File: design.v
`timescale 1ns / 1ps
module pixel_generation(
    input clk,                               
    input reset,                             
    input video_on,                          
    input [9:0] x, y,    
    input KEY_UP, KEY_DOWN, KEY_LEFT, KEY_RIGHT,
    output reg [11:0] rgb                    
    );
    reg [1:0] direction;
    reg [1:0] game_state;
    reg [1:0] lives_rem;
    reg game_result;
    reg [1:0] gs;                            
    reg gr;                                  
    parameter X_MAX = 639;                   
    parameter Y_MAX = 479;                   
    parameter SQ_RGB = 12'h00F;              
    parameter BG_RGB = 12'h000;              
    parameter SQUARE_SIZE = 32;              
    parameter SQUARE_VELOCITY_POS = 1;           
    parameter SQUARE_VELOCITY_NEG = 1;
    parameter RECT_RGB = 12'hFFF;
    parameter FLAG_RGB = 12'hF00;
    parameter FLAG_STICK_RGB = 12'hFF0;
    parameter GAME_OVER_RGB = 12'hF0F;
    parameter GAME_START_RGB = 12'h000;
    parameter START_RGB = 12'hFFF;
    parameter WON_RGB = 12'hFFF;
    parameter LOST_RGB = 12'hFFF;
    parameter LIVES_RGB = 12'hF0F;
    wire refresh_tick;
    assign refresh_tick = ((y == 481) && (x == 0)) ? 1 : 0;
    wire [9:0] sq_x_l, sq_x_r;               
    wire [9:0] sq_y_t, sq_y_b;               
    reg [9:0] sq_x_reg, sq_y_reg;            
    wire [9:0] sq_x_next, sq_y_next;         
    reg [9:0] x_delta_reg, y_delta_reg;      
    reg [9:0] x_delta_next, y_delta_next;    
    always @(posedge clk or posedge reset)
        if(reset) begin
            sq_x_reg <= 0;
            sq_y_reg <= 430;
            x_delta_reg <= SQUARE_VELOCITY_POS;
            y_delta_reg <= SQUARE_VELOCITY_POS;
            direction <= 2'b00;
            game_state <= 2'b00;
            lives_rem <= 2'b11;
            game_result <= 1'b0;
        end
        else begin
            gs = game_state;
            gr = game_result;
            if (gs == 2'b00 && KEY_UP) gs = 2'b01;
            if (gs == 2'b10 && KEY_UP) begin
                gs = 2'b00;
                lives_rem  <= 2'b11;
            end
            if (gs == 2'b01) begin
            if (gs == 2'b01) begin
                if (
                ((direction == 2'b10) &&!((sq_x_reg - x_delta_reg) >= 100 &&(sq_x_reg - x_delta_reg) <= 200 && (sq_y_reg >= 50-31) && (sq_y_reg <= 150)) &&
                            !((sq_x_reg - x_delta_reg) >= 120 && (sq_x_reg - x_delta_reg) <= 140 && (sq_y_reg >= 0) && (sq_y_reg <= 70)) &&
                            !((sq_x_reg - x_delta_reg) >= 240 && (sq_x_reg - x_delta_reg) <= 280 && (sq_y_reg >= 120-31) && (sq_y_reg <= 180)) &&
                            !((sq_x_reg - x_delta_reg) >= 320 && (sq_x_reg - x_delta_reg) <= 340 && (sq_y_reg >= 0) && (sq_y_reg <= 90)) && 
                            !((sq_x_reg - x_delta_reg) >= 470 && (sq_x_reg - x_delta_reg) <= 590 && (sq_y_reg >= 35-31) && (sq_y_reg <= 150)) &&
                            !((sq_x_reg - x_delta_reg) >= 550 && (sq_x_reg - x_delta_reg) <= 640 && (sq_y_reg >= 250-31) && (sq_y_reg <= 270)) &&
                            !((sq_x_reg - x_delta_reg) >= 500 && (sq_x_reg - x_delta_reg) <= 530 && (sq_y_reg >= 320-31) && (sq_y_reg <= 480)) &&
                            !((sq_x_reg - x_delta_reg) >= 140 && (sq_x_reg - x_delta_reg) <= 220 && (sq_y_reg >= 380-31) && (sq_y_reg <= 480)) &&
                            !((sq_x_reg - x_delta_reg) >= 180 && (sq_x_reg - x_delta_reg) <= 280 && (sq_y_reg >= 300-31) && (sq_y_reg <= 320)) &&
                            !((sq_x_reg - x_delta_reg) >= 260 && (sq_x_reg - x_delta_reg) <= 370 && (sq_y_reg >= 230-31) && (sq_y_reg <= 250)) &&
                            !((sq_x_reg - x_delta_reg) >= 60 &&  (sq_x_reg - x_delta_reg) <= 90 &&   (sq_y_reg >= 160-31) && (sq_y_reg <= 180)) &&
                            !((sq_x_reg - x_delta_reg) >= 320 && (sq_x_reg - x_delta_reg) <= 340 && (sq_y_reg >= 280-31) && (sq_y_reg <= 300)) &&
                            !((sq_x_reg - x_delta_reg) >= 420 && (sq_x_reg - x_delta_reg) <= 440 && (sq_y_reg >= 290-31) && (sq_y_reg <= 320)) &&
                            !((sq_x_reg - x_delta_reg) >= 60 && (sq_x_reg - x_delta_reg) <= 140 && (sq_y_reg >= 260-31) && (sq_y_reg <= 290)) &&
                            !((sq_x_reg - x_delta_reg) >= 490 && (sq_x_reg - x_delta_reg) <= 510 && (sq_y_reg >= 180-31) && (sq_y_reg <= 280)) &&
                            !((sq_x_reg - x_delta_reg) >= 490 && (sq_x_reg - x_delta_reg) <= 510 && (sq_y_reg >= 180-31) && (sq_y_reg <= 280)) &&    
                            !((sq_x_reg - x_delta_reg) >= 120 && (sq_x_reg - x_delta_reg) <= 140 && (sq_y_reg >= 270-31) && (sq_y_reg <= 320))) 
                            ||
                   ((direction == 2'b11) &&!((sq_x_reg + x_delta_reg +16 ) >= 100 && (sq_x_reg + x_delta_reg +16) <= 200 && (sq_y_reg >= 50-31) && (sq_y_reg <= 150)) &&
                            !((sq_x_reg + x_delta_reg +16 ) >= 120 && (sq_x_reg + x_delta_reg +16) <= 140 && (sq_y_reg >= 0) && (sq_y_reg <= 70)) &&
                            !((sq_x_reg + x_delta_reg +16 ) >= 240 && (sq_x_reg + x_delta_reg +16) <= 280 && (sq_y_reg >= 120-31) && (sq_y_reg <= 180)) &&
                            !((sq_x_reg + x_delta_reg +16 ) >= 320 && (sq_x_reg + x_delta_reg +16) <= 340 && (sq_y_reg >= 0 ) && (sq_y_reg <= 90)) && 
                            !((sq_x_reg + x_delta_reg +16 ) >= 470 && (sq_x_reg + x_delta_reg +16) <= 590 && (sq_y_reg >= 35-31 ) && (sq_y_reg <= 150)) &&
                            !((sq_x_reg + x_delta_reg +16 ) >= 550 && (sq_x_reg + x_delta_reg +16) <= 640 && (sq_y_reg >= 250-31) && (sq_y_reg <= 270)) &&
                            !((sq_x_reg + x_delta_reg +16 ) >= 500 && (sq_x_reg + x_delta_reg +16) <= 530 && (sq_y_reg >= 320-31) && (sq_y_reg <= 480)) &&
                            !((sq_x_reg + x_delta_reg +16 ) >= 140 && (sq_x_reg + x_delta_reg +16) <= 220 && (sq_y_reg >= 380-31) && (sq_y_reg <= 480)) &&
                            !((sq_x_reg + x_delta_reg +16 ) >= 180 && (sq_x_reg + x_delta_reg +16) <= 280 && (sq_y_reg >= 300-31) && (sq_y_reg <= 320)) &&
                            !((sq_x_reg + x_delta_reg +16 ) >= 260 && (sq_x_reg + x_delta_reg +16) <= 370 && (sq_y_reg >= 230-31) && (sq_y_reg <= 250)) &&
                            !((sq_x_reg + x_delta_reg +16 ) >= 60 &&  (sq_x_reg + x_delta_reg +16) <= 90 &&  (sq_y_reg >= 160-31) && (sq_y_reg <= 180)) &&
                            !((sq_x_reg + x_delta_reg +16 ) >= 320 && (sq_x_reg + x_delta_reg +16) <= 340 && (sq_y_reg >= 280-31) && (sq_y_reg <= 300)) &&
                            !((sq_x_reg + x_delta_reg +16 ) >= 420 && (sq_x_reg + x_delta_reg +16) <= 440 && (sq_y_reg >= 290-31) && (sq_y_reg <= 320)) &&
                            !((sq_x_reg + x_delta_reg +16 ) >= 60 && (sq_x_reg + x_delta_reg +16) <= 140 && (sq_y_reg >= 260-31) && (sq_y_reg <= 290)) &&
                            !((sq_x_reg + x_delta_reg + 16) >= 490 && (sq_x_reg + x_delta_reg+16) <= 510 && (sq_y_reg >= 180-31) && (sq_y_reg <= 280)) &&
                            !((sq_x_reg + x_delta_reg + 16) >= 490 && (sq_x_reg + x_delta_reg+16) <= 510 && (sq_y_reg >= 180-31) && (sq_y_reg <= 280)) &&  
                            !((sq_x_reg + x_delta_reg +16 ) >= 120 && (sq_x_reg + x_delta_reg +16) <= 140 && (sq_y_reg >= 270-31) && (sq_y_reg <= 320)))
                            ||
                  ((direction == 2'b00) &&!((sq_y_reg - y_delta_reg) >= 50 &&  (sq_y_reg - y_delta_reg) <= 150 && (sq_x_reg >= 100-15) && (sq_x_reg <= 200)) &&
                            !((sq_y_reg - y_delta_reg) >= 0 &&   (sq_y_reg - y_delta_reg) <= 70 && (sq_x_reg >= 120-15) && (sq_x_reg <= 140)) &&
                            !((sq_y_reg - y_delta_reg) >= 120 && (sq_y_reg - y_delta_reg) <= 180 && (sq_x_reg >= 220) && (sq_x_reg <= 280)) &&
                            !((sq_y_reg - y_delta_reg) >= 0 &&   (sq_y_reg - y_delta_reg) <= 90 && (sq_x_reg >= 320-15) && (sq_x_reg <= 340))  &&
                            !((sq_y_reg - y_delta_reg) >= 35 &&   (sq_y_reg - y_delta_reg) <= 150 && (sq_x_reg >= 470-15) && (sq_x_reg <= 590)) &&
                            !((sq_y_reg - y_delta_reg) >= 250 && (sq_y_reg - y_delta_reg) <= 270 && (sq_x_reg >= 550-15) && (sq_x_reg <= 640)) && 
                            !((sq_y_reg - y_delta_reg) >= 320 && (sq_y_reg - y_delta_reg) <= 480 && (sq_x_reg >= 500-15) && (sq_x_reg <= 530)) &&
                            !((sq_y_reg - y_delta_reg) >= 380 && (sq_y_reg - y_delta_reg) <= 480 && (sq_x_reg >= 140-15) && (sq_x_reg <= 220)) &&
                            !((sq_y_reg - y_delta_reg) >= 300 && (sq_y_reg - y_delta_reg) <= 320 && (sq_x_reg >= 180-15) && (sq_x_reg <= 280))  &&
                            !((sq_y_reg - y_delta_reg) >= 230 && (sq_y_reg - y_delta_reg) <= 250 && (sq_x_reg >= 260-15) && (sq_x_reg <= 370)) &&
                            !((sq_y_reg - y_delta_reg) >= 160 && (sq_y_reg - y_delta_reg) <= 180 && (sq_x_reg >= 60-15) && (sq_x_reg <= 90)) &&
                            !((sq_y_reg - y_delta_reg) >= 280 && (sq_y_reg - y_delta_reg) <= 300 && (sq_x_reg >= 320-15) && (sq_x_reg <= 340)) &&
                            !((sq_y_reg - y_delta_reg) >= 290 && (sq_y_reg - y_delta_reg) <= 320 && (sq_x_reg >= 420-15) && (sq_x_reg <= 440)) &&
                            !((sq_y_reg - y_delta_reg) >= 260 && (sq_y_reg - y_delta_reg) <= 290 && (sq_x_reg >= 60-15) && (sq_x_reg <= 140)) &&
                            !((sq_y_reg - y_delta_reg) >= 180 &&   (sq_y_reg - y_delta_reg) <= 280 && (sq_x_reg >= 490-15) && (sq_x_reg <= 510)) &&
                            !((sq_y_reg - y_delta_reg) >= 180 &&   (sq_y_reg - y_delta_reg) <= 280 && (sq_x_reg >= 490-15) && (sq_x_reg <= 510)) &&  
                            !((sq_y_reg - y_delta_reg) >= 270 && (sq_y_reg - y_delta_reg) <= 320 && (sq_x_reg >= 120-15) && (sq_x_reg <= 140)))
                            ||
                    ((direction == 2'b01) && !((sq_y_reg + y_delta_reg +32) >= 50 && (sq_y_reg + y_delta_reg +32) <= 150 && (sq_x_reg >= 100-15) && (sq_x_reg <= 200)) &&
                            !((sq_y_reg + y_delta_reg +32) >= 0 && (sq_y_reg + y_delta_reg +32) <= 70 && (sq_x_reg >= 120-15) && (sq_x_reg <= 140)) &&
                            !((sq_y_reg + y_delta_reg +32) >= 120 && (sq_y_reg + y_delta_reg +32) <= 180 && (sq_x_reg >= 220) && (sq_x_reg <= 280)) &&
                            !((sq_y_reg + y_delta_reg +32) >= 0 && (sq_y_reg + y_delta_reg +32) <= 90 && (sq_x_reg >= 320-15) && (sq_x_reg <= 340))  &&
                            !((sq_y_reg + y_delta_reg +32) >= 35 && (sq_y_reg + y_delta_reg +32) <= 150 && (sq_x_reg >= 470-15) && (sq_x_reg <= 590)) &&
                            !((sq_y_reg + y_delta_reg +32) >= 250 && (sq_y_reg + y_delta_reg +32) <= 270 && (sq_x_reg >= 550-15) && (sq_x_reg <= 640)) && 
                            !((sq_y_reg + y_delta_reg +32) >= 320 && (sq_y_reg + y_delta_reg +32) <= 480 && (sq_x_reg >= 500-15) && (sq_x_reg <= 530)) &&
                            !((sq_y_reg + y_delta_reg +32) >= 380 && (sq_y_reg + y_delta_reg +32) <= 480 && (sq_x_reg >= 140-15) && (sq_x_reg <= 220)) &&
                            !((sq_y_reg + y_delta_reg +32) >= 300 && (sq_y_reg + y_delta_reg +32) <= 320 && (sq_x_reg >= 180-15) && (sq_x_reg <= 280))  &&
                            !((sq_y_reg + y_delta_reg +32) >= 230 && (sq_y_reg + y_delta_reg +32) <= 250 && (sq_x_reg >= 260-15) && (sq_x_reg <= 370)) &&
                            !((sq_y_reg + y_delta_reg +32) >= 160 && (sq_y_reg + y_delta_reg +32) <= 180 && (sq_x_reg >= 60-15) && (sq_x_reg <= 90)) &&
                            !((sq_y_reg + y_delta_reg +32) >= 280 && (sq_y_reg + y_delta_reg +32) <= 300 && (sq_x_reg >= 320-15) && (sq_x_reg <= 340)) &&
                            !((sq_y_reg + y_delta_reg +32) >= 290 && (sq_y_reg + y_delta_reg +32) <= 320 && (sq_x_reg >= 420-15) && (sq_x_reg <= 440)) &&
                            !((sq_y_reg + y_delta_reg +32) >= 260 && (sq_y_reg + y_delta_reg +32) <= 290 && (sq_x_reg >= 60-15) && (sq_x_reg <= 140)) &&
                            !((sq_y_reg + y_delta_reg +32) >= 180 && (sq_y_reg + y_delta_reg +32) <= 280 && (sq_x_reg >= 490-15) && (sq_x_reg <= 510)) &&
                            !((sq_y_reg + y_delta_reg +32) >= 180 && (sq_y_reg + y_delta_reg +32) <= 280 && (sq_x_reg >= 490-15) && (sq_x_reg <= 510)) &&  
                            !((sq_y_reg + y_delta_reg +32) >= 270 && (sq_y_reg + y_delta_reg +32) <= 320 && (sq_x_reg >= 120-15) && (sq_x_reg <= 140)))
                ) begin
                    sq_x_reg <= sq_x_next;
                    sq_y_reg <= sq_y_next;
                    x_delta_reg <= x_delta_next;
                    y_delta_reg <= y_delta_next;
                end
                else begin
                    if (lives_rem == 2'b11) lives_rem <= 2'b10; 
                    else if (lives_rem == 2'b10) lives_rem <= 2'b01;
                    else if (lives_rem == 2'b01) lives_rem <= 2'b00;  
                end                                 
                if (KEY_UP) direction <= 2'b00;  
                else if (KEY_DOWN) direction <= 2'b01;  
                else if (KEY_LEFT) direction <= 2'b10;  
                else if (KEY_RIGHT) direction <= 2'b11;  
                if (sq_x_r >= 610 && sq_y_t <= 30) begin
                    gs = 2'b10;
                    gr = 1'b1;
                    sq_x_reg <= 0;
                    sq_y_reg <= 430;
                end
                else if (lives_rem == 2'b00) begin
                    gs = 2'b10;
                    gr = 1'b0;
                    sq_x_reg <= 0;
                    sq_y_reg <= 430;
                end
            end
        end
            game_state <= gs;
            game_result <= gr;
    end
    assign sq_x_l = sq_x_reg;                    
    assign sq_y_t = sq_y_reg;                    
    assign sq_x_r = (sq_x_l + SQUARE_SIZE) - 16;    
    assign sq_y_b = sq_y_t + SQUARE_SIZE - 1;    
    wire sq_on;
    assign sq_on = (sq_x_l <= x) && (x <= sq_x_r) && (sq_y_t <= y) && (y <= sq_y_b) && game_state == 2'b01;
    assign sq_x_next = (refresh_tick) ?
    (sq_x_r >= X_MAX) ? sq_x_reg - x_delta_reg :   
    (sq_x_l <= 0) ? sq_x_reg + x_delta_reg :
    ((direction == 2'b10) &&!((sq_x_reg - x_delta_reg) >= 100 &&(sq_x_reg - x_delta_reg) <= 200 && (sq_y_reg >= 50-31) && (sq_y_reg <= 150)) &&
                            !((sq_x_reg - x_delta_reg) >= 120 && (sq_x_reg - x_delta_reg) <= 140 && (sq_y_reg >= 0) && (sq_y_reg <= 70)) &&
                            !((sq_x_reg - x_delta_reg) >= 240 && (sq_x_reg - x_delta_reg) <= 280 && (sq_y_reg >= 120-31) && (sq_y_reg <= 180)) &&
                            !((sq_x_reg - x_delta_reg) >= 320 && (sq_x_reg - x_delta_reg) <= 340 && (sq_y_reg >= 0) && (sq_y_reg <= 90)) && 
                            !((sq_x_reg - x_delta_reg) >= 490 && (sq_x_reg - x_delta_reg) <= 510 && (sq_y_reg >= 180-31) && (sq_y_reg <= 280)) &&    
                            !((sq_x_reg - x_delta_reg) >= 470 && (sq_x_reg - x_delta_reg) <= 590 && (sq_y_reg >= 35-31) && (sq_y_reg <= 150)) &&
                            !((sq_x_reg - x_delta_reg) >= 550 && (sq_x_reg - x_delta_reg) <= 640 && (sq_y_reg >= 250-31) && (sq_y_reg <= 270)) &&
                            !((sq_x_reg - x_delta_reg) >= 500 && (sq_x_reg - x_delta_reg) <= 530 && (sq_y_reg >= 320-31) && (sq_y_reg <= 480)) &&
                            !((sq_x_reg - x_delta_reg) >= 140 && (sq_x_reg - x_delta_reg) <= 220 && (sq_y_reg >= 380-31) && (sq_y_reg <= 480)) &&
                            !((sq_x_reg - x_delta_reg) >= 180 && (sq_x_reg - x_delta_reg) <= 280 && (sq_y_reg >= 300-31) && (sq_y_reg <= 320)) &&
                            !((sq_x_reg - x_delta_reg) >= 260 && (sq_x_reg - x_delta_reg) <= 370 && (sq_y_reg >= 230-31) && (sq_y_reg <= 250)) &&
                            !((sq_x_reg - x_delta_reg) >= 60 &&  (sq_x_reg - x_delta_reg) <= 90 &&   (sq_y_reg >= 160-31) && (sq_y_reg <= 180)) &&
                            !((sq_x_reg - x_delta_reg) >= 320 && (sq_x_reg - x_delta_reg) <= 340 && (sq_y_reg >= 280-31) && (sq_y_reg <= 300)) &&
                            !((sq_x_reg - x_delta_reg) >= 420 && (sq_x_reg - x_delta_reg) <= 440 && (sq_y_reg >= 290-31) && (sq_y_reg <= 320)) &&
                            !((sq_x_reg - x_delta_reg) >= 60 && (sq_x_reg - x_delta_reg) <= 140 && (sq_y_reg >= 260-31) && (sq_y_reg <= 290)) &&
                            !((sq_x_reg - x_delta_reg) >= 120 && (sq_x_reg - x_delta_reg) <= 140 && (sq_y_reg >= 270-31) && (sq_y_reg <= 320)))
                            ? (sq_x_reg - x_delta_reg) :
    ((direction == 2'b11) &&!((sq_x_reg + x_delta_reg +16 ) >= 100 && (sq_x_reg + x_delta_reg +16) <= 200 && (sq_y_reg >= 50-31) && (sq_y_reg <= 150)) &&
                            !((sq_x_reg + x_delta_reg +16 ) >= 120 && (sq_x_reg + x_delta_reg +16) <= 140 && (sq_y_reg >= 0) && (sq_y_reg <= 70)) &&
                            !((sq_x_reg + x_delta_reg +16 ) >= 240 && (sq_x_reg + x_delta_reg +16) <= 280 && (sq_y_reg >= 120-31) && (sq_y_reg <= 180)) &&
                            !((sq_x_reg + x_delta_reg +16 ) >= 320 && (sq_x_reg + x_delta_reg +16) <= 340 && (sq_y_reg >= 0 ) && (sq_y_reg <= 90)) && 
                            !((sq_x_reg + x_delta_reg + 16) >= 490 && (sq_x_reg + x_delta_reg+16) <= 510 && (sq_y_reg >= 180-31) && (sq_y_reg <= 280)) && 
                            !((sq_x_reg + x_delta_reg +16 ) >= 470 && (sq_x_reg + x_delta_reg +16) <= 590 && (sq_y_reg >= 35-31 ) && (sq_y_reg <= 150)) &&
                            !((sq_x_reg + x_delta_reg +16 ) >= 550 && (sq_x_reg + x_delta_reg +16) <= 640 && (sq_y_reg >= 250-31) && (sq_y_reg <= 270)) &&
                            !((sq_x_reg + x_delta_reg +16 ) >= 500 && (sq_x_reg + x_delta_reg +16) <= 530 && (sq_y_reg >= 320-31) && (sq_y_reg <= 480)) &&
                            !((sq_x_reg + x_delta_reg +16 ) >= 140 && (sq_x_reg + x_delta_reg +16) <= 220 && (sq_y_reg >= 380-31) && (sq_y_reg <= 480)) &&
                            !((sq_x_reg + x_delta_reg +16 ) >= 180 && (sq_x_reg + x_delta_reg +16) <= 280 && (sq_y_reg >= 300-31) && (sq_y_reg <= 320)) &&
                            !((sq_x_reg + x_delta_reg +16 ) >= 260 && (sq_x_reg + x_delta_reg +16) <= 370 && (sq_y_reg >= 230-31) && (sq_y_reg <= 250)) &&
                            !((sq_x_reg + x_delta_reg +16 ) >= 60 &&  (sq_x_reg + x_delta_reg +16) <= 90 &&  (sq_y_reg >= 160-31) && (sq_y_reg <= 180)) &&
                            !((sq_x_reg + x_delta_reg +16 ) >= 320 && (sq_x_reg + x_delta_reg +16) <= 340 && (sq_y_reg >= 280-31) && (sq_y_reg <= 300)) &&
                            !((sq_x_reg + x_delta_reg +16 ) >= 420 && (sq_x_reg + x_delta_reg +16) <= 440 && (sq_y_reg >= 290-31) && (sq_y_reg <= 320)) &&
                            !((sq_x_reg + x_delta_reg +16 ) >= 60 && (sq_x_reg + x_delta_reg +16) <= 140 && (sq_y_reg >= 260-31) && (sq_y_reg <= 290)) &&
                            !((sq_x_reg + x_delta_reg +16 ) >= 120 && (sq_x_reg + x_delta_reg +16) <= 140 && (sq_y_reg >= 270-31) && (sq_y_reg <= 320)))
                            ? (sq_x_reg + x_delta_reg) : sq_x_reg :
    sq_x_reg;
assign sq_y_next = (refresh_tick) ?
    (sq_y_t <= 0) ? sq_y_reg + y_delta_reg :     
    (sq_y_b >= Y_MAX) ? sq_y_reg - y_delta_reg :
    ((direction == 2'b00) &&!((sq_y_reg - y_delta_reg) >= 50 &&  (sq_y_reg - y_delta_reg) <= 150 && (sq_x_reg >= 100-15) && (sq_x_reg <= 200)) &&
                            !((sq_y_reg - y_delta_reg) >= 0 &&   (sq_y_reg - y_delta_reg) <= 70 && (sq_x_reg >= 120-15) && (sq_x_reg <= 140)) &&
                            !((sq_y_reg - y_delta_reg) >= 120 && (sq_y_reg - y_delta_reg) <= 180 && (sq_x_reg >= 220) && (sq_x_reg <= 280)) &&
                            !((sq_y_reg - y_delta_reg) >= 0 &&   (sq_y_reg - y_delta_reg) <= 90 && (sq_x_reg >= 320-15) && (sq_x_reg <= 340))  &&
                            !((sq_y_reg - y_delta_reg) >= 180 &&   (sq_y_reg - y_delta_reg) <= 280 && (sq_x_reg >= 490-15) && (sq_x_reg <= 510)) &&
                            !((sq_y_reg - y_delta_reg) >= 35 &&   (sq_y_reg - y_delta_reg) <= 150 && (sq_x_reg >= 470-15) && (sq_x_reg <= 590)) &&
                            !((sq_y_reg - y_delta_reg) >= 250 && (sq_y_reg - y_delta_reg) <= 270 && (sq_x_reg >= 550-15) && (sq_x_reg <= 640)) && 
                            !((sq_y_reg - y_delta_reg) >= 320 && (sq_y_reg - y_delta_reg) <= 480 && (sq_x_reg >= 500-15) && (sq_x_reg <= 530)) &&
                            !((sq_y_reg - y_delta_reg) >= 380 && (sq_y_reg - y_delta_reg) <= 480 && (sq_x_reg >= 140-15) && (sq_x_reg <= 220)) &&
                            !((sq_y_reg - y_delta_reg) >= 300 && (sq_y_reg - y_delta_reg) <= 320 && (sq_x_reg >= 180-15) && (sq_x_reg <= 280))  &&
                            !((sq_y_reg - y_delta_reg) >= 230 && (sq_y_reg - y_delta_reg) <= 250 && (sq_x_reg >= 260-15) && (sq_x_reg <= 370)) &&
                            !((sq_y_reg - y_delta_reg) >= 160 && (sq_y_reg - y_delta_reg) <= 180 && (sq_x_reg >= 60-15) && (sq_x_reg <= 90)) &&
                            !((sq_y_reg - y_delta_reg) >= 280 && (sq_y_reg - y_delta_reg) <= 300 && (sq_x_reg >= 320-15) && (sq_x_reg <= 340)) &&
                            !((sq_y_reg - y_delta_reg) >= 290 && (sq_y_reg - y_delta_reg) <= 320 && (sq_x_reg >= 420-15) && (sq_x_reg <= 440)) &&
                            !((sq_y_reg - y_delta_reg) >= 260 && (sq_y_reg - y_delta_reg) <= 290 && (sq_x_reg >= 60-15) && (sq_x_reg <= 140)) &&
                            !((sq_y_reg - y_delta_reg) >= 270 && (sq_y_reg - y_delta_reg) <= 320 && (sq_x_reg >= 120-15) && (sq_x_reg <= 140)))
                            ? (sq_y_reg - y_delta_reg) :
    ((direction == 2'b01) && !((sq_y_reg + y_delta_reg +32) >= 50 && (sq_y_reg + y_delta_reg +32) <= 150 && (sq_x_reg >= 100-15) && (sq_x_reg <= 200)) &&
                            !((sq_y_reg + y_delta_reg +32) >= 0 && (sq_y_reg + y_delta_reg +32) <= 70 && (sq_x_reg >= 120-15) && (sq_x_reg <= 140)) &&
                            !((sq_y_reg + y_delta_reg +32) >= 120 && (sq_y_reg + y_delta_reg +32) <= 180 && (sq_x_reg >= 220) && (sq_x_reg <= 280)) &&
                            !((sq_y_reg + y_delta_reg +32) >= 0 && (sq_y_reg + y_delta_reg +32) <= 90 && (sq_x_reg >= 320-15) && (sq_x_reg <= 340))  &&
                            !((sq_y_reg + y_delta_reg +32) >= 35 && (sq_y_reg + y_delta_reg +32) <= 150 && (sq_x_reg >= 470-15) && (sq_x_reg <= 590)) &&
                            !((sq_y_reg + y_delta_reg +32) >= 180 && (sq_y_reg + y_delta_reg +32) <= 280 && (sq_x_reg >= 490-15) && (sq_x_reg <= 510)) &&
                            !((sq_y_reg + y_delta_reg +32) >= 250 && (sq_y_reg + y_delta_reg +32) <= 270 && (sq_x_reg >= 550-15) && (sq_x_reg <= 640)) && 
                            !((sq_y_reg + y_delta_reg +32) >= 320 && (sq_y_reg + y_delta_reg +32) <= 480 && (sq_x_reg >= 500-15) && (sq_x_reg <= 530)) &&
                            !((sq_y_reg + y_delta_reg +32) >= 380 && (sq_y_reg + y_delta_reg +32) <= 480 && (sq_x_reg >= 140-15) && (sq_x_reg <= 220)) &&
                            !((sq_y_reg + y_delta_reg +32) >= 300 && (sq_y_reg + y_delta_reg +32) <= 320 && (sq_x_reg >= 180-15) && (sq_x_reg <= 280))  &&
                            !((sq_y_reg + y_delta_reg +32) >= 230 && (sq_y_reg + y_delta_reg +32) <= 250 && (sq_x_reg >= 260-15) && (sq_x_reg <= 370)) &&
                            !((sq_y_reg + y_delta_reg +32) >= 160 && (sq_y_reg + y_delta_reg +32) <= 180 && (sq_x_reg >= 60-15) && (sq_x_reg <= 90)) &&
                            !((sq_y_reg + y_delta_reg +32) >= 280 && (sq_y_reg + y_delta_reg +32) <= 300 && (sq_x_reg >= 320-15) && (sq_x_reg <= 340)) &&
                            !((sq_y_reg + y_delta_reg +32) >= 290 && (sq_y_reg + y_delta_reg +32) <= 320 && (sq_x_reg >= 420-15) && (sq_x_reg <= 440)) &&
                            !((sq_y_reg + y_delta_reg +32) >= 260 && (sq_y_reg + y_delta_reg +32) <= 290 && (sq_x_reg >= 60-15) && (sq_x_reg <= 140)) &&
                            !((sq_y_reg + y_delta_reg +32) >= 270 && (sq_y_reg + y_delta_reg +32) <= 320 && (sq_x_reg >= 120-15) && (sq_x_reg <= 140)))
                            ? (sq_y_reg + y_delta_reg) : sq_y_reg:
    sq_y_reg;
    always @* begin
        x_delta_next = x_delta_reg;
        y_delta_next = y_delta_reg;
       if(sq_y_t < 1)                               
           y_delta_next = 1;                        
       else if(sq_x_r >= X_MAX)                    
           x_delta_next = 1;                        
       else if (sq_x_r >= 300) 
           x_delta_next = 2;
    end
    wire rect_on;
    assign rect_on = ((x >= 100 && x <= 200) && (y >= 50 && y <= 150) ||
               (x >= 120 && x <= 140) && (y >= 0 && y <= 70) ||
               (x >= 240 && x <= 280) && (y >= 120 && y <= 180) ||
               (x >= 320 && x <= 340) && (y >= 0 && y <= 90) ||
               (x >= 490 && x <=510) &&  (y>= 180 && y <=280) ||      
               (x >= 470 && x <= 590) && (y >= 35 && y <= 150) ||
               (x >= 550 && x <= 640) && (y >= 250 && y <= 270) ||
               (x >= 500 && x <= 530) && (y >= 320 && y <= 480) ||
               (x >= 140 && x <= 220) && (y >= 380 && y <= 480) ||
               (x >= 180 && x <= 280) && (y >= 300 && y <= 320) ||
               (x >= 260 && x <= 370) && (y >= 230 && y <= 250) ||
               (x >= 60 && x <= 90) && (y >= 160 && y <= 180) ||
               (x >= 320 && x <= 340) && (y >= 280 && y <= 300) ||
               (x >= 420 && x <= 440) && (y >= 290 && y <= 320) ||
               (x >= 60 && x <= 140) && (y >= 260 && y <= 290) ||
               (x >= 120 && x <= 140) && (y >= 270 && y <= 320)) && (game_state == 2'b01);
    wire flag_on;
    assign flag_on = ((x >= 610 && x <= 630) && (y >= 0 && y <= 30) && (game_state == 2'b01));
    wire flag_stick_on;
    assign flag_stick_on = ((x >= 630 && x <= 635) && (y >= 0 && y <= 50) && (game_state == 2'b01));
    wire s_on;
    assign s_on = ((x >= 100 && x <= 140) && (y >= 200 && y <= 220) ||   
                   (x >= 100 && x <= 120) && (y >= 220 && y <= 240) ||   
                   (x >= 100 && x <= 140) && (y >= 240 && y <= 260) ||   
                   (x >= 120 && x <= 140) && (y >= 260 && y <= 280) ||   
                   (x >= 100 && x <= 140) && (y >= 280 && y <= 300)) && game_state == 2'b00;    
    wire t_on;
    assign t_on = ((x >= 160 && x <= 200) && (y >= 200 && y <= 220) ||   
                   (x >= 175 && x <= 185) && (y >= 200 && y <= 300)) && game_state == 2'b00;
    wire a_on;
    assign a_on = ((x >= 220 && x <= 240) && (y >= 200 && y <= 300) ||   
                   (x >= 240 && x <= 260) && (y >= 200 && y <= 220) ||   
                   (x >= 240 && x <= 260) && (y >= 240 && y <= 260) ||   
                   (x >= 260 && x <= 280) && (y >= 200 && y <= 300)) && game_state == 2'b00;    
    wire r_on;
    assign r_on =((x >= 300 && x <= 315) && (y >= 200 && y <= 250) ||   
                   (x >= 315 && x <= 325) && (y >= 200 && y <= 215) ||   
                   (x >= 325 && x <= 340) && (y >= 200 && y <= 250) ||
                   (x >= 315 && x <= 325) && (y >= 225 && y <= 250) ||
                   (x >= 300 && x <= 320) && (y >= 250 && y <= 300) ||
                   (x >= 335 && x <= 345) && (y >= 250 && y <= 290)) && game_state == 2'b00;  
    wire t2_on;
    assign t2_on = ((x >= 360 && x <= 400) && (y >= 200 && y <= 220) ||   
                    (x >= 375 && x <= 385) && (y >= 220 && y <= 300)) && game_state == 2'b00;    
    wire won_on;
     assign won_on = (
    ((x >= 290) && (x <= 300) && (y >= 210) && (y <= 260)) ||
    ((x >= 310) && (x <= 320) && (y >= 220) && (y <= 260)) ||
    ((x >= 330) && (x <= 340) && (y >= 210) && (y <= 260)) ||
    ((x >= 300) && (x <= 310) && (y >= 250) && (y <= 260)) ||
    ((x >= 320) && (x <= 330) && (y >= 250) && (y <= 260)) ||
    ((x >= 360) && (x <= 370) && (y >= 210) && (y <= 260)) ||
    ((x >= 380) && (x <= 390) && (y >= 210) && (y <= 260)) ||
    ((x >= 370) && (x <= 380) && (y >= 210) && (y <= 220)) ||
    ((x >= 370) && (x <= 380) && (y >= 250) && (y <= 260)) ||
    ((x >= 410) && (x <= 420) && (y >= 210) && (y <= 260)) ||
    ((x >= 430) && (x <= 440) && (y >= 210) && (y <= 260)) ||
    ((x >= 420) && (x <= 430) && (y >= 210) && (y <= 220))
) && (game_state == 2'b10) && (game_result == 1'b1);
    wire loss_on;
    assign loss_on =  (
    ((x >= 280) && (x <= 290) && (y >= 200) && (y <= 240)) ||
    ((x >= 290) && (x <= 320) && (y >= 230) && (y <= 240)) ||
    ((x >= 330) && (x <= 340) && (y >= 200) && (y <= 240)) ||
    ((x >= 360) && (x <= 370) && (y >= 200) && (y <= 240)) ||
    ((x >= 340) && (x <= 360) && (y >= 200) && (y <= 210)) ||
    ((x >= 340) && (x <= 360) && (y >= 230) && (y <= 240)) ||
    ((x >= 390) && (x <= 420) && (y >= 200) && (y <= 210)) ||
    ((x >= 390) && (x <= 400) && (y >= 210) && (y <= 220)) ||
    ((x >= 390) && (x <= 420) && (y >= 220) && (y <= 230)) ||
    ((x >= 410) && (x <= 420) && (y >= 230) && (y <= 240)) ||
    ((x >= 390) && (x <= 420) && (y >= 240) && (y <= 250)) ||
    ((x >= 440) && (x <= 470) && (y >= 200) && (y <= 210)) ||
    ((x >= 450) && (x <= 460) && (y >= 210) && (y <= 240)))
 && (game_state == 2'b10) && (game_result == 1'b0);
    wire three_on;
    assign three_on = (
    ((x >= 535) && (x <= 600) && (y >= 400) && (y <= 420)) ||
    ((x >= 535) && (x <= 600) && (y >= 440) && (y <= 460)) ||
    ((x >= 535) && (x <= 600) && (y >= 480) && (y <= 500)) ||
    ((x >= 535) && (x <= 600) && (y >= 520) && (y <= 540)) && game_state == 2'b01 && lives_rem == 2'b11);
    wire two_on;
    assign two_on = (
    ((x >= 5) && (x <= 15) && (y >= 5) && (y <= 10)) ||
    ((x >= 12) && (x <= 15) && (y >= 10) && (y <= 17)) ||
    ((x >= 5) && (x <= 12) && (y >= 15) && (y <= 17)) ||
    ((x >= 5) && (x <= 8) && (y >= 17) && (y <= 24)) ||
    ((x >= 5) && (x <= 15) && (y >= 24) && (y <= 34)) && game_state == 2'b01 && lives_rem == 2'b10
) ;
    wire one_on;
    assign one_on = (((x >= 5) && (x <= 10) && (y >= 5) && (y <= 25))
    && game_state == 2'b01 && lives_rem == 2'b01
    ); 
    always @*
        if (~video_on)
            rgb = 12'h000;           
        else if (sq_on)
            rgb = SQ_RGB;            
        else if (rect_on)
            rgb = RECT_RGB;          
        else if (flag_on)
            rgb = FLAG_RGB;
        else if (flag_stick_on)
            rgb = FLAG_STICK_RGB;
        else if (s_on && game_state == 2'b00)
            rgb = 12'hF00;           
        else if (t_on && game_state == 2'b00)
            rgb = 12'h0F0;           
        else if (a_on && game_state == 2'b00)
            rgb = 12'h00F;           
        else if (r_on && game_state == 2'b00)
            rgb = 12'h0F0;        
        else if (t2_on && game_state == 2'b00)
            rgb = 12'hF00;           
        else if (won_on && game_state == 2'b10 && game_result == 1'b1)
            rgb = 12'h000;
        else if (loss_on && game_state == 2'b10 && game_result == 1'b0)
            rgb = 12'h000;
        else if (!loss_on && !won_on && game_state == 2'b10)  
            rgb = GAME_OVER_RGB;     
        else
            rgb = BG_RGB;          
endmodule
File: run.sh
#!/bin/bash
# the make line also repeats each setting of config.mk as NAME=value (left out here)
make -C /OpenROAD-flow-scripts/flow DESIGN_CONFIG=/design/flow/config.mk WORK_HOME=/design/flow/orfs CLKGATE_MAP_FILE= finish
File: config.mk
export PLATFORM = sky130hd
export DESIGN_NAME = pixel_generation
export DESIGN_NICKNAME = pixel_generation
export VERILOG_FILES = /design/flow/design.v
export SDC_FILE = /design/flow/constraint.sdc
export NUM_CORES = 4
export LEC_CHECK = 0
export CAP_MARGIN = 0
export CORE_MARGIN = 2
export CORE_UTILIZATION = 72
export PLACE_DENSITY_LB_ADDON = 0.0
export SLEW_MARGIN = 20
export TNS_END_PERCENT = 5
File: constraint.sdc
create_clock -name core_clock -period 5.01 [get_ports {clk}]
set_input_delay 1.0020 -clock core_clock [delete_from_list [all_inputs] [get_ports {clk}]]
set_output_delay 1.0020 -clock core_clock [all_outputs]
set_load 0.01 [all_outputs]
==> results.yml, run 1 <==
# generated from flow reports
floorplanning:
  die_area_um2: 17200
  rows: 46
  io-pin-count: 39
  coreArea_um2: 15900
  die_h_um: 131
  fp-utilization_pct: 73.4
  die_x_um: 131
logic_synthesis:
  edf_count: 0
  synthesis.nets: 1863
  yosys_warnings: 1
  ys_types: 105
  largest_area_cell: "a21oi_1"
  ys_top_cells_by_area: "a21oi_1, ha_1, o21ai_0"
  yosys_area_um2: 11700
  yosysCellCount: 1779
  topCombFamilyByArea: "AND-OR/OR-AND gates"
  synth_flops: 34
  top_cell_area_share_pct: 6.05
  synthArstFlopShare_pct: 100
  most_common_cell: "nor2_1"
  synthSimpleGateAreaFrac_pct: 32.7
  synthFlopType: "dfrtp_1"
  avgSynthCellArea_um2: 6.56
  common_cells: "nor2_1, nand2_1, a21oi_1"
  syn_area_um2: 11700
  ys_sh_aoi_pct: 40.6
  synthCells: 1779
  ys_sh_xor_pct: 3.22
  synthMuxAreaShare_pct: 2.06
  synth_adder_area_share_pct: 6.24
  ys_seq_share_pct: 7.40
clocking:
  htreeDepth: 2
  cts_buffers: 5
  cts_sinks: 34
  root_buffer: "clkbuf_16"
  cts_hold_buffers: 0
  clockBufferDepth: 2
outcome:
  lastStage: "global routing (5_1_grt)"
  outcome: "did not finish"
  stop_error: "[ERROR GRT-0232] Routing congestion too high. Check the congestion heatmap in the GUI."
placed_design:
  postPlaceCellArea_um2: 13600
  gp_congestion: 1.29
  hpwlAfterDp_mm: 38.9
  portBuffers: 38
  dpl.cell_count: 2147
global_route:
  overflow: 61
  grt.total_usage_pct: 80.0
-- per-stage QoR --
| step | hold slack [ns] | setup slack, ns |
|---|---|---|
| after floorplan | 0.460 | 0.00191 |
| after global placement | 0.494 | -0.703 |
| after detailed placement | 0.509 | -0.771 |
| after CTS | 0.540 | -0.0489 |
-- timing repair --
item / CTS
pin swaps: 26
gates cloned: 3
gates resized: 120
setup endpoints to repair: 12
setup buffers: 14
-- layer usage --
metal / overflow / track usage, %
met1: 1 / 82.0
met2: 29 / 95.3
met3: 1 / 64.4
met4: 30 / 81.0
met5: 0 / 16.1
==> inputs of run 2 (changes only) <==
- CAP_MARGIN: 0 -> 20
- CTS_CLUSTER_DIAMETER: not set -> 43
- CTS_CLUSTER_SIZE: not set -> 21
- PLACE_DENSITY_LB_ADDON: 0.0 -> 0.26
- TNS_END_PERCENT: 5 -> not set
- clock period: 5.01 -> 4.89 ns (I/O delays scaled with it)
==> run 2 against run 1 <==
Effect of this change:
- the flow again stops in global routing (5_1_grt)
- synthesized cell count did not move
- die area did not move
- area after synthesis is the same
==> results.yml, run 2 <==
# generated from flow reports
floorplanning:
  coreArea_um2: 15900
  io-pin-count: 39
  rows: 46
  die_x_um: 131
  fp-utilization_pct: 73.4
  die_h_um: 131
  die_area_um2: 17200
outcome:
  lastStage: "global routing (5_1_grt)"
  stop_error: "[ERROR GRT-0116] Global routing finished with congestion. Check the congestion regions in the DRC Viewer."
  outcome: "did not finish"
logic_synthesis:
  ys_top_cells_by_area: "a21oi_1, ha_1, o21ai_0"
  topCombFamilyByArea: "AND-OR/OR-AND gates"
  edf_count: 0
  synthCells: 1779
  ys_types: 105
  common_cells: "nor2_1, nand2_1, a21oi_1"
  ys_sh_aoi_pct: 40.6
  most_common_cell: "nor2_1"
  synthMuxAreaShare_pct: 2.06
  syn_area_um2: 11700
  synth_flops: 34
  yosysCellCount: 1779
  synth_adder_area_share_pct: 6.24
  largest_area_cell: "a21oi_1"
  avgSynthCellArea_um2: 6.56
  yosys_warnings: 1
  synthFlopType: "dfrtp_1"
  yosys_area_um2: 11700
  synthesis.nets: 1863
  ys_sh_xor_pct: 3.22
  synthArstFlopShare_pct: 100
  synthSimpleGateAreaFrac_pct: 32.7
  ys_seq_share_pct: 7.40
  top_cell_area_share_pct: 6.05
placed_design:
  dpl.cell_count: 2165
  hpwlAfterDp_mm: 40.3
  gp_congestion: 1.31
  portBuffers: 38
clocking:
  root_buffer: "clkbuf_16"
  cts_buffers: 5
  htreeDepth: 2
  cts_sinks: 34
  clockBufferDepth: 2
global_route:
  overflow: 25
  grt.total_usage_pct: 82.4
## run 2: repair_timing
item	4_1_cts
gates resized	171
buffers inserted	22
pin swaps	23
gates cloned	1
endpoints found under the setup margin	16
hold buffers	0
## run 2: metrics by stage
step	setup slack, ns	TNS, ns	instance area [um2]	hold WS (ns)
3_5_place_dp	-0.961	-10.51	13800	0.499
4_1_cts	0.00187	0	14500	0.516
3_3_place_gp	-0.796	-8.07	13800	0.485
2_1_floorplan	0.0345	0	11700	0.460
## run 2: layer usage
| layer | GRT overflow | track usage, % |
|---|---|---|
| met3 | 0 | 73.1 |
| met5 | 0 | 27.8 |
| met2 | 5 | 93.0 |
| met4 | 19 | 82.8 |
| met1 | 1 | 83.7 |
==> inputs of run 3 (changes only) <==
- CORE_MARGIN: 2 -> 7
- CORE_UTILIZATION: 72 -> 40
- CTS_CLUSTER_DIAMETER: 43 -> 173
- CTS_CLUSTER_SIZE: 21 -> 100
- PLACE_DENSITY_LB_ADDON: 0.26 -> not set
- TNS_END_PERCENT: not set -> 20
- clock period: 4.89 -> 10.0 ns (I/O delays scaled with it)
==> run 3 against run 2 <==
Effect of this change:
- the run now finishes clean
- synthesized cell count is the same
- die area grew 98%
- area after synthesis is the same
==> results.yml, run 3 <==
# yosys + openroad results
logic_synthesis:
  topCombFamilyByArea: "AND-OR/OR-AND gates"
  ys_top_cells_by_area: "a21oi_1, ha_1, o21ai_0"
  syn_area_um2: 11700
  edf_count: 0
  yosys_warnings: 1
  synth_flops: 34
  ys_sh_xor_pct: 3.22
  synth_adder_area_share_pct: 6.24
  ys_seq_share_pct: 7.40
  largest_area_cell: "a21oi_1"
  avgSynthCellArea_um2: 6.56
  yosys_area_um2: 11700
  synthSimpleGateAreaFrac_pct: 32.7
  common_cells: "nor2_1, nand2_1, a21oi_1"
  synthFlopType: "dfrtp_1"
  synthArstFlopShare_pct: 100
  top_cell_area_share_pct: 6.05
  most_common_cell: "nor2_1"
  synthMuxAreaShare_pct: 2.06
  ys_sh_aoi_pct: 40.6
  yosysCellCount: 1779
  synthesis.nets: 1863
  synthCells: 1779
  ys_types: 105
clocking:
  cts_resized: 0
  cts_tree: "yes"
  clk_pin_slew_ns: 0.06
  cts_buffers: 5
  clock_latency_ns: 0.30
  cts_sinks: 34
  clockBufferDepth: 2
  root_buffer: "clkbuf_16"
  htreeDepth: 2
  cts_hold_buffers: 0
  post_cts_buffers: 0
global_route:
  grt_max_degree: 59
  antenna_found_initial: 1
  grt_pass1_wl_mm: 87.3
  grt_pass1_vias: 13900
  grt.total_usage_pct: 32.5
  overflow: 0
critical_path:
  crit_required_ns: 8.00
  r2r_setup_slack_ns: 4.39
  r2r_start: "sq_y_reg[1]$_DFFE_PP1P_"
  cpMaxStageDelayCell: "clkdlybuf4s50_1"
  crit_cells: 13
  crit_end: "rgb[3]"
  r2r_cells: 14
  slowest_delay_ns: 0.90
  reg2reg_to: "sq_x_reg[0]$_DFFE_PP0P_"
  arrival_ns: 6.61
  cpLargestDelayFamily: "AND-OR/OR-AND gates"
  worstSetupPathType: "in2out"
  worstPathCellList: "clkdlybuf4s50_1 -> and2_1 -> a211oi_1 -> o21ai_0 -> a21oi_1 -> a32o_1 -> a21oi_1 -> o21ai_0 -> nand2_1 -> a21oi_1 -> o41ai_1 -> a41oi_1 -> clkdlybuf4s50_1"
  crit_top_cell: "a21oi_1"
  crit_start: "x[2]"
  path_max_fanout: 19
  start_kind: "input pin"
  critPathBufInv: 2
  end_kind: "output port"
route:
  drt-initial-drc-count: 2521
  wl_per_cell_um: 27.6
  totalWireLength_mm: 57.7
  firstDrtPassIters: 9
  antenna_cells: 0
  final_antenna_net_count: 0
  vias_per_cell: 7.35
  vias: 15400
  drcViolationCount: 0
hold_path:
  hp-start: "lives_rem[0]$_DFF_PP1_"
  worstHoldEndpoint: "lives_rem[2]$_DFF_PP0_"
  whs_path_depth: 2
  hp-class: "reg2reg"
timing:
  finalSetupViolCount: 0
  relSlewSlack_pct: 29.3
  rsz0062_at_grt: "no"
  min_period_ns: 8.61
  tightest_slew_ns: 1.05
  finalHoldViolCount: 0
  drv_slew: 0
  finalClockPeriodUsage_pct: 86.1
  tns_ns: 0
  fmax_ghz: 0.116
  fin_skew_ns: 0.00865
cells_and_area:
  logic_area_um2: 9890
  syn_to_final_growth_pct: 5.11
  regArea_um2: 863
  final_nets: 1789
  fill_cells: 3064
floorplanning:
  die_h_um: 185
  io-pin-count: 39
  fp-utilization_pct: 40.6
  rows: 62
  die_area_um2: 34100
  coreArea_um2: 28700
  die_x_um: 185
placed_design:
  portBuffers: 38
  hpwlAfterDp_mm: 43.8
  gp_congestion: 1.01
outcome:
  outcome: "timing/DRC/antenna clean"
job:
  cap_violations: 0
  log.warning_count: 43
[run 3: final cells by class]
cell class / count / area share [%]
Sequential cell: 34 / 7.04
Clock inverter: 1 / 0.245
Clock buffer: 7 / 1.16
Tap cell: 384 / 3.92
Timing Repair Buffer: 68 / 4.92
Multi-Input combinational cell: 1531 / 80.7
Inverter: 65 / 1.99
[run 3: routing by layer]
| layer | part of all wire [%] | GRT usage (%) | wire, um | vias up |
|---|---|---|---|---|
| li1 | - | - | - | 6729 |
| met1 | 43 | 45.8 | 24600 | 7281 |
| met2 | 41 | 47.8 | 23700 | 1158 |
| met3 | 12 | 7.79 | 7040 | 200 |
| met4 | 4.1 | 10.8 | 2340 | 2 |
| met5 | 0.026 | 0 | 15 | - |
[run 3: metrics by stage]
stage / setup WS, ns / hold slack, ns / cell area (um2) / cells / utilization [%]
after global routing: 1.15 / 0.515 / 12300 / 2090 / 42.7
after floorplan: 3.00 / 0.460 / 11700 / 1779 / -
after global placement: 1.63 / 0.485 / 12100 / 2081 / 42.1
after CTS: 1.62 / 0.493 / 12300 / 2089 / 42.7
final: 1.39 / 0.486 / 12300 / 2090 / 42.7
after detailed placement: 1.63 / 0.490 / 12100 / 2081 / 42.1
==> inputs of run 4 (changes only) <==
- ABC_AREA: not set -> 0
- CAP_MARGIN: 20 -> 0
- CORE_ASPECT_RATIO: not set -> 1.39
- CORE_MARGIN: 7 -> 2
- CORE_UTILIZATION: 40 -> 72
- CTS_CLUSTER_DIAMETER: 173 -> not set
- CTS_CLUSTER_SIZE: 100 -> 10
- SETUP_SLACK_MARGIN: not set -> 1.34
- TNS_END_PERCENT: 20 -> 10
- clock period: 10.0 -> 4.52 ns (I/O delays scaled with it)
==> run 4 against run 3 <==
Effect of this change:
- area after synthesis unchanged
- the flow now stops in clock tree synthesis (4_1_cts)
- synthesized cell count unchanged
- die area decreased by 49%
==> results.yml, run 4 <==
# generated from flow reports
floorplanning:
  die_area_um2: 17200
  rows: 54
  die_h_um: 154
  die_x_um: 112
  coreArea_um2: 15800
  io-pin-count: 39
  fp-utilization_pct: 73.8
logic_synthesis:
  ys_top_cells_by_area: "a21oi_1, ha_1, o21ai_0"
  largest_area_cell: "a21oi_1"
  synthMuxAreaShare_pct: 2.06
  synthSimpleGateAreaFrac_pct: 32.7
  ys_types: 105
  common_cells: "nor2_1, nand2_1, a21oi_1"
  ys_seq_share_pct: 7.40
  synth_flops: 34
  topCombFamilyByArea: "AND-OR/OR-AND gates"
  yosys_warnings: 1
  synth_adder_area_share_pct: 6.24
  synthCells: 1779
  syn_area_um2: 11700
  ys_sh_aoi_pct: 40.6
  yosys_area_um2: 11700
  edf_count: 0
  ys_sh_xor_pct: 3.22
  yosysCellCount: 1779
  avgSynthCellArea_um2: 6.56
  synthFlopType: "dfrtp_1"
  most_common_cell: "nor2_1"
  synthArstFlopShare_pct: 100
  synthesis.nets: 1863
  top_cell_area_share_pct: 6.05
outcome:
  outcome: "did not finish"
  lastStage: "clock tree synthesis (4_1_cts)"
  stop_error: "[ERROR DPL-0033] detailed placement checks failed during check placement."
placed_design:
  pre_cts_slack_ns: -1.13
  gp_congestion: 1.28
  postPlaceCellArea_um2: 14200
  portBuffers: 38
  dpl.cell_count: 2185
  hpwlAfterDp_mm: 42.5
-- run 4: through the flow --
step	hold WS [ns]
2_1_floorplan	0.460
3_3_place_gp	0.488
3_5_place_dp	0.500
==> inputs of run 5 (changes only) <==
- ABC_AREA: 0 -> 1
- CAP_MARGIN: 0 -> 20
- CORE_ASPECT_RATIO: 1.39 -> not set
- CORE_UTILIZATION: 72 -> 68
- CTS_CLUSTER_DIAMETER: not set -> 394
- CTS_CLUSTER_SIZE: 10 -> 99
- PLACE_DENSITY: not set -> 0.36
- SETUP_SLACK_MARGIN: 1.34 -> -0.46
- TNS_END_PERCENT: 10 -> not set
- clock period: 4.52 -> 4.84 ns (I/O delays scaled with it)
==> run 5 against run 4 <==
Effect of this change:
- now fails the layout checks on negative setup slack
- die area increased by 3.7%
- area after synthesis decreased by 1.9%
- synthesized cell count increased by 28%
==> results.yml, run 5 <==
# yosys + openroad results
outcome:
  outcome: "complete, but fails checks"
  so_faults: "negative setup slack"
logic_synthesis:
  synth_flops: 34
  largest_area_cell: "nand2_1"
  synthFlopType: "dfrtp_1"
  synthMuxAreaShare_pct: 0
  syn_area_um2: 11400
  ys_sh_xor_pct: 0.919
  ys_top_cells_by_area: "nand2_1, nor2_1, nand3_1"
  synth_adder_area_share_pct: 6.36
  edf_count: 0
  synthSimpleGateAreaFrac_pct: 56.0
  synthesis.nets: 2370
  ys_seq_share_pct: 7.55
  yosys_area_um2: 11400
  synthCells: 2286
  topCombFamilyByArea: "simple AND/OR/NAND/NOR gates"
  most_common_cell: "nand2_1"
  avgSynthCellArea_um2: 5.00
  ys_sh_aoi_pct: 16.9
  synthArstFlopShare_pct: 100
  ys_types: 61
  yosysCellCount: 2286
  common_cells: "nand2_1, nor2_1, inv_1"
  top_cell_area_share_pct: 24.7
  yosys_warnings: 1
timing:
  finalHoldViolCount: 0
  fmax_ghz: 0.192
  finalClockPeriodUsage_pct: 108
  fin_skew_ns: 0.00793
  relSlewSlack_pct: 32.4
  drv_slew: 0
  worst_slack_ns: -0.381
  min_period_ns: 5.22
  tns_ns: -4.22
  tightest_slew_ns: 1.00
  finalSetupViolCount: 12
route:
  antenna_cells: 0
  final_antenna_net_count: 0
  vias_per_cell: 6.53
  vias: 17600
  drcViolationCount: 0
  drt-initial-drc-count: 3790
  totalWireLength_mm: 50.1
  firstDrtPassIters: 22
  wl_per_cell_um: 18.6
clocking:
  post_cts_buffers: 0
  htreeDepth: 2
  cts_resized: 0
  cts_buffers: 5
  cts_sinks: 34
  clock_latency_ns: 0.29
  root_buffer: "clkbuf_16"
  clockBufferDepth: 2
  cts_hold_buffers: 0
  clk_pin_slew_ns: 0.05
  cts_tree: "yes"
critical_path:
  path_max_fanout: 8
  crit_end: "rgb[2]"
  reg2reg_to: "sq_x_reg[4]$_DFFE_PP0P_"
  cpMaxStageDelayCell: "clkdlybuf4s50_1"
  r2r_setup_slack_ns: 0.59
  r2r_cells: 26
  crit_start: "x[1]"
  arrival_ns: 4.25
  slowest_delay_ns: 0.55
  r2r_start: "sq_x_reg[0]$_DFFE_PP0P_"
  worstSetupPathType: "in2out"
  start_kind: "input pin"
  critPathBufInv: 4
  crit_required_ns: 3.87
  worstPathCellList: "clkdlybuf4s50_1 -> buf_4 -> nor2_1 -> nand2_1 -> o31ai_1 -> nand2_1 -> nor3_1 -> a31oi_1 -> o211ai_1 -> nor3_1 -> a21oi_1 -> nor2_1 -> a21oi_1 -> buf_4 -> clkdlybuf4s50_1"
  crit_cells: 15
  end_kind: "output port"
  cpLargestDelayFamily: "buffers and inverters"
placed_design:
  dpl.cell_count: 2688
  gp_congestion: 1.28
  portBuffers: 38
  hpwlAfterDp_mm: 39.3
  postPlaceCellArea_um2: 13300
hold_path:
  worstHoldEndpoint: "lives_rem[1]$_DFF_PP0_"
  hp-start: "lives_rem[3]$_DFF_PP0_"
  whs_path_depth: 2
  hp-class: "reg2reg"
job:
  log.warning_count: 45
  cap_violations: 0
cells_and_area:
  syn_to_final_growth_pct: 17.8
  final_nets: 2558
  postLayoutCoreUtil_pct: 81.5
  fin_area_um2: 13500
  fill_cells: 1322
  final_cells: 2695
global_route:
  antenna_found_initial: 1
  grt_max_degree: 35
  grt_pass1_vias: 16100
  overflow: 0
  grt_pass1_wl_mm: 79.4
  grt.total_usage_pct: 54.7
floorplanning:
  die_area_um2: 17900
  fp-utilization_pct: 69.2
  io-pin-count: 39
  die_x_um: 134
  die_h_um: 134
  rows: 47
  coreArea_um2: 16500
==> run 5: per-stage QoR <==
stage	hold slack [ns]	worst slack, ns
3_5_place_dp	0.453	-0.314
4_1_cts	0.473	-0.324
5_1_grt	0.475	-0.538
3_3_place_gp	0.451	-0.224
2_1_floorplan	0.442	0.420
6_report	0.474	-0.381
==> run 5: layer usage <==
layer	up-vias	share of wire, %	routed length, um	track usage [%]
met2	1767	39	19400	79.0
met1	7395	34	17200	66.8
li1	7862	-	-	-
met5	-	0.036	18	0.556
met3	567	18	8810	24.8
met4	2	9.1	4570	31.5
==> run 5: area by class of cell <==
class	count	area [um2]	area share, %
Sequential cell	34	863	6.41
Inverter	294	1100	8.19
Clock inverter	2	13.8	0.102
Multi-Input combinational cell	1905	9230	68.5
Tap cell	220	275	2.04
Timing Repair Buffer	234	1860	13.8
Clock buffer	6	129	0.956
==> inputs of run 6 (changes only) <==
- ABC_AREA: 1 -> not set
- CORE_UTILIZATION: 68 -> 40
- CTS_CLUSTER_DIAMETER: 394 -> 400
- CTS_CLUSTER_SIZE: 99 -> 98
- HOLD_SLACK_MARGIN: not set -> 0.06
- PLACE_DENSITY: 0.36 -> not set
- SETUP_SLACK_MARGIN: -0.46 -> not set
- clock period: 4.84 -> 10.0 ns (I/O delays scaled with it)
==> run 6 against run 5 <==
Effect of this change:
- the run now finishes clean
- cell count decreased by 22%
- cell area decreased by 9.2%
- synthesized cell count decreased by 22%
- core utilization decreased by 39 points
- count of clock-buffer cells in the layout unchanged
- via count decreased by 13%
- critical path type unchanged
- largest cell class unchanged
==> results.yml, run 6 <==
# yosys + openroad results
outcome:
  outcome: "timing/DRC/antenna clean"
critical_path:
  end_kind: "output port"
  r2r_setup_slack_ns: 4.42
  arrival_ns: 6.57
  start_kind: "input pin"
  r2r_start: "sq_x_reg[0]$_DFFE_PP0P_"
  cpLargestDelayFamily: "buffers and inverters"
  r2r_cells: 13
  crit_required_ns: 8.00
  cpMaxStageDelayCell: "clkdlybuf4s50_1"
  worstSetupPathType: "in2out"
  crit_end: "rgb[3]"
  crit_cells: 13
  slowest_delay_ns: 0.94
  critPathBufInv: 3
  reg2reg_to: "x_delta_reg[0]$_DFFE_PP1P_"
  path_max_fanout: 17
  worstPathCellList: "clkdlybuf4s50_1 -> inv_1 -> nor2_1 -> o21ai_0 -> a31oi_1 -> o41ai_1 -> a21oi_1 -> nor3_1 -> or4_1 -> a21oi_1 -> nand4_1 -> a41oi_1 -> clkdlybuf4s50_1"
  crit_start: "x[1]"
timing:
  tightest_slew_ns: 1.13
  relSlewSlack_pct: 24.1
  rsz0062_at_grt: "no"
  min_period_ns: 8.57
  finalHoldViolCount: 0
  drv_slew: 0
  finalSetupViolCount: 0
  fin_skew_ns: 0.0107
  fmax_ghz: 0.117
  finalClockPeriodUsage_pct: 85.7
  tns_ns: 0
hold_path:
  whs_path_depth: 2
  hp-class: "reg2reg"
  worstHoldEndpoint: "lives_rem[2]$_DFF_PP0_"
  hp-start: "lives_rem[0]$_DFF_PP1_"
logic_synthesis:
  synth_flops: 34
  topCombFamilyByArea: "AND-OR/OR-AND gates"
  synth_adder_area_share_pct: 6.24
  ys_sh_xor_pct: 3.22
  synthFlopType: "dfrtp_1"
  synthCells: 1779
  edf_count: 0
  ys_types: 105
  yosys_warnings: 1
  ys_top_cells_by_area: "a21oi_1, ha_1, o21ai_0"
  ys_seq_share_pct: 7.40
  common_cells: "nor2_1, nand2_1, a21oi_1"
  yosys_area_um2: 11700
  synthArstFlopShare_pct: 100
  yosysCellCount: 1779
  synthSimpleGateAreaFrac_pct: 32.7
  top_cell_area_share_pct: 6.05
  most_common_cell: "nor2_1"
  largest_area_cell: "a21oi_1"
  synthMuxAreaShare_pct: 2.06
  ys_sh_aoi_pct: 40.6
  syn_area_um2: 11700
  synthesis.nets: 1863
  avgSynthCellArea_um2: 6.56
global_route:
  grt_pass1_vias: 13600
  overflow: 0
  grt.total_usage_pct: 34.8
  antenna_found_initial: 1
  grt_max_degree: 50
  grt_pass1_wl_mm: 84.4
clocking:
  clk_pin_slew_ns: 0.06
  cts_buffers: 5
  cts_tree: "yes"
  clock_latency_ns: 0.29
  cts_sinks: 34
  htreeDepth: 2
  clockBufferDepth: 2
  cts_hold_buffers: 0
  cts_resized: 0
  post_cts_buffers: 0
  root_buffer: "clkbuf_16"
floorplanning:
  die_area_um2: 30500
  fp-utilization_pct: 40.6
  die_h_um: 175
  die_x_um: 175
  io-pin-count: 39
  rows: 62
  coreArea_um2: 28700
placed_design:
  hpwlAfterDp_mm: 41.6
  portBuffers: 38
  gp_congestion: 1.03
cells_and_area:
  final_nets: 1788
  regArea_um2: 863
  postLayoutCoreUtil_pct: 42.6
  fill_cells: 3101
  logic_area_um2: 9890
  syn_to_final_growth_pct: 4.88
route:
  drcViolationCount: 0
  m1WireLength_mm: 23.3
  final_antenna_net_count: 0
  drt-initial-drc-count: 2817
  met3_length_mm: 7.35
  antenna_cells: 0
  wl_met2_mm: 22.4
  wl_per_cell_um: 26.5
  highest_layer: "met5"
  vias_per_cell: 7.32
  vias: 15300
  firstDrtPassIters: 7
  totalWireLength_mm: 55.3
job:
  cap_violations: 0
  log.warning_count: 43
## run 6: layout make-up
type                       count  share of cell area [%]
clock buffer                   6                    1.14
tap                          384                    3.93
timing repair buffer          67                    4.89
sequential                    34                    7.06
multi-input combinational   1531                    80.9
clock inverter                 2                   0.102
inverter                      65                    1.99
## run 6: stage by stage
step                instances  hold slack, ns  worst slack, ns  area, um2
CTS                      2089           0.513             1.57      12200
global route             2089           0.523             1.24      12200
finish                   2089           0.515             1.43      12200
global placement         2081           0.496             1.54      12100
floorplan                1779           0.460             3.00      11700
detailed placement       2081           0.503             1.56      12100
## run 6: routing by layer
metal	GRT usage (%)	vias to the layer above
met5	0	-
met3	7.48	208
li1	-	6743
met4	9.93	2
met2	51.1	1218
met1	50.6	7124
